==> inputs of run D <==
==> flow/design.v (excerpt) <==
module cpu(clk,reset,s,load,in,out,N,V,Z,w);
  input clk, reset, s, load;
  input [15:0] in;
  output [15:0] out;
  output N, V, Z, w;
  wire [15:0] instruction_out;
  wire loada,loadb,loads,loadc,write,asel,bsel;
  wire [2:0] status;
  wire [1:0] op, ALUop, shift, vsel;
  wire [2:0] opcode, readnum, writenum, nsel;  
  wire [15:0] sximm5, sximm8; 
  wire [15:0] mdata = 16'b0;
  wire [7:0] PC = 8'b0;
  vDFFE #(16) instruct_reg(clk, load , in, instruction_out);  
  instruct_decoder decoder(   .instruction_out(instruction_out),
			        .nsel(nsel),
				.opcode(opcode),
				.op(op),
				.ALUop(ALUop),
				.sximm5(sximm5),
				.sximm8(sximm8),
				.shift(shift),
				.readnum(readnum),
				.writenum(writenum)
  );
  FSM state_machine(    .clk(clk),
			.reset(reset),
			.s(s),
			.w(w),
			.opcode(opcode),
			.op(op),
			.nsel(nsel),
			.loada(loada),
			.loadb(loadb),
			.loadc(loadc),
			.loads(loads),
			.vsel(vsel),
			.write(write),
			.asel(asel),
			.bsel(bsel)
  );
  datapath DP(          .clk(clk),
			.readnum(readnum),
			.writenum(writenum),
			.write(write),
			.vsel(vsel),
			.loada(loada),
			.loadb(loadb),
			.loadc(loadc),
			.loads(loads),
			.shift(shift),
			.ALUop(ALUop),
			.asel(asel),
			.bsel(bsel),
			.mdata(mdata),
			.status(status),
			.C(out),
			.sximm8(sximm8),
			.sximm5(sximm5),
			.PC(PC)
  );	
  assign N = status[0];
  assign V = status[1]; 
  assign Z = status[2];  
endmodule
==> flow/config.mk <==
export PLATFORM = sky130hd
export DESIGN_NAME = cpu
export DESIGN_NICKNAME = cpu
export VERILOG_FILES = /design/flow/design.v
export SDC_FILE = /design/flow/constraint.sdc
export NUM_CORES = 4
export LEC_CHECK = 0
export ABC_AREA = 1
export CAP_MARGIN = 20
export CELL_PAD_IN_SITES_DETAIL_PLACEMENT = 1
export CELL_PAD_IN_SITES_GLOBAL_PLACEMENT = 3
export CORE_ASPECT_RATIO = 1.05
export CORE_MARGIN = 6
export CORE_UTILIZATION = 64
export CTS_CLUSTER_DIAMETER = 42
export CTS_CLUSTER_SIZE = 57
export GPL_ROUTABILITY_DRIVEN = 0
export HOLD_SLACK_MARGIN = 0.26
export MAX_ROUTING_LAYER = met5
export SLEW_MARGIN = 20
export TNS_END_PERCENT = 20
==> flow/constraint.sdc <==
create_clock -name core_clock -period 3.92 [get_ports {clk}]
set_input_delay 0.7840 -clock core_clock [delete_from_list [all_inputs] [get_ports {clk}]]
set_output_delay 0.7840 -clock core_clock [all_outputs]
set_load 0.01 [all_outputs]
run.sh (not shown) runs the stock make flow with config.mk's settings and CLKGATE_MAP_FILE=.
==> inputs of run R, as changes to run D <==
- ABC_AREA: 1 -> 0
- CAP_MARGIN: 20 -> 30
- CELL_PAD_IN_SITES_DETAIL_PLACEMENT: 1 -> 0
- CORE_ASPECT_RATIO: 1.05 -> 0.85
- CORE_MARGIN: 6 -> 8
- CTS_CLUSTER_DIAMETER: 42 -> 363
- CTS_CLUSTER_SIZE: 57 -> 100
- GPL_ROUTABILITY_DRIVEN: 0 -> not set
- GPL_TIMING_DRIVEN: not set -> 0
- HOLD_SLACK_MARGIN: 0.26 -> not set
- MAX_ROUTING_LAYER: met5 -> not set
- MIN_ROUTING_LAYER: not set -> met1
- PLACE_DENSITY_LB_ADDON: not set -> 0.29
- TNS_END_PERCENT: 20 -> not set
==> flow/constraint.sdc (replaced) <==
create_clock -name core_clock -period 9.7 [get_ports {clk}]
set_input_delay 1.9400 -clock core_clock [delete_from_list [all_inputs] [get_ports {clk}]]
set_output_delay 1.9400 -clock core_clock [all_outputs]
set_load 0.01 [all_outputs]
==> inputs of run F, as changes to run D <==
- CELL_PAD_IN_SITES_GLOBAL_PLACEMENT: 3 -> not set
- CORE_ASPECT_RATIO: 1.05 -> 0.51
- CORE_MARGIN: 6 -> 2
- CORE_UTILIZATION: 64 -> 57
- CTS_CLUSTER_DIAMETER: 42 -> not set
- HOLD_SLACK_MARGIN: 0.26 -> 0.25
- MAX_ROUTING_LAYER: met5 -> met4
==> inputs of run E, as changes to run D <==
- ABC_AREA: 1 -> 0
- CELL_PAD_IN_SITES_DETAIL_PLACEMENT: 1 -> not set
- CELL_PAD_IN_SITES_GLOBAL_PLACEMENT: 3 -> not set
- CORE_ASPECT_RATIO: 1.05 -> not set
- CORE_MARGIN: 6 -> 2
- CORE_UTILIZATION: 64 -> 70
- CTS_CLUSTER_DIAMETER: 42 -> not set
- CTS_CLUSTER_SIZE: 57 -> 31
- GPL_ROUTABILITY_DRIVEN: 0 -> not set
- HOLD_SLACK_MARGIN: 0.26 -> not set
- MAX_ROUTING_LAYER: met5 -> not set
- PLACE_DENSITY: not set -> 0.37
- SETUP_SLACK_MARGIN: not set -> -0.3
- TNS_END_PERCENT: 20 -> not set
==> flow/constraint.sdc (replaced) <==
create_clock -name core_clock -period 3.69 [get_ports {clk}]
set_input_delay 0.7380 -clock core_clock [delete_from_list [all_inputs] [get_ports {clk}]]
set_output_delay 0.7380 -clock core_clock [all_outputs]
set_load 0.01 [all_outputs]
==> summary of the runs <==
- Run F reached the layout checks and failed them: negative setup slack. Run E finished with negative setup slack left. Run R did not get past global placement without I/O, error FLW-0024. Run D aborted during global placement without I/O with GPL-0301.
- In run E the total power is larger than in run F, by 0.69%.
- Between run F and run E, the lower clock skew is in run E (gap 0.0061 ns).
- Of run E and run D, run D has the higher synthesized cell count (gap 11%, measured against run D).
- In run F the worst setup slack is worse than in run E, by 0.16 ns.
No activity file was given, so power comes from the tool's default toggle rates.
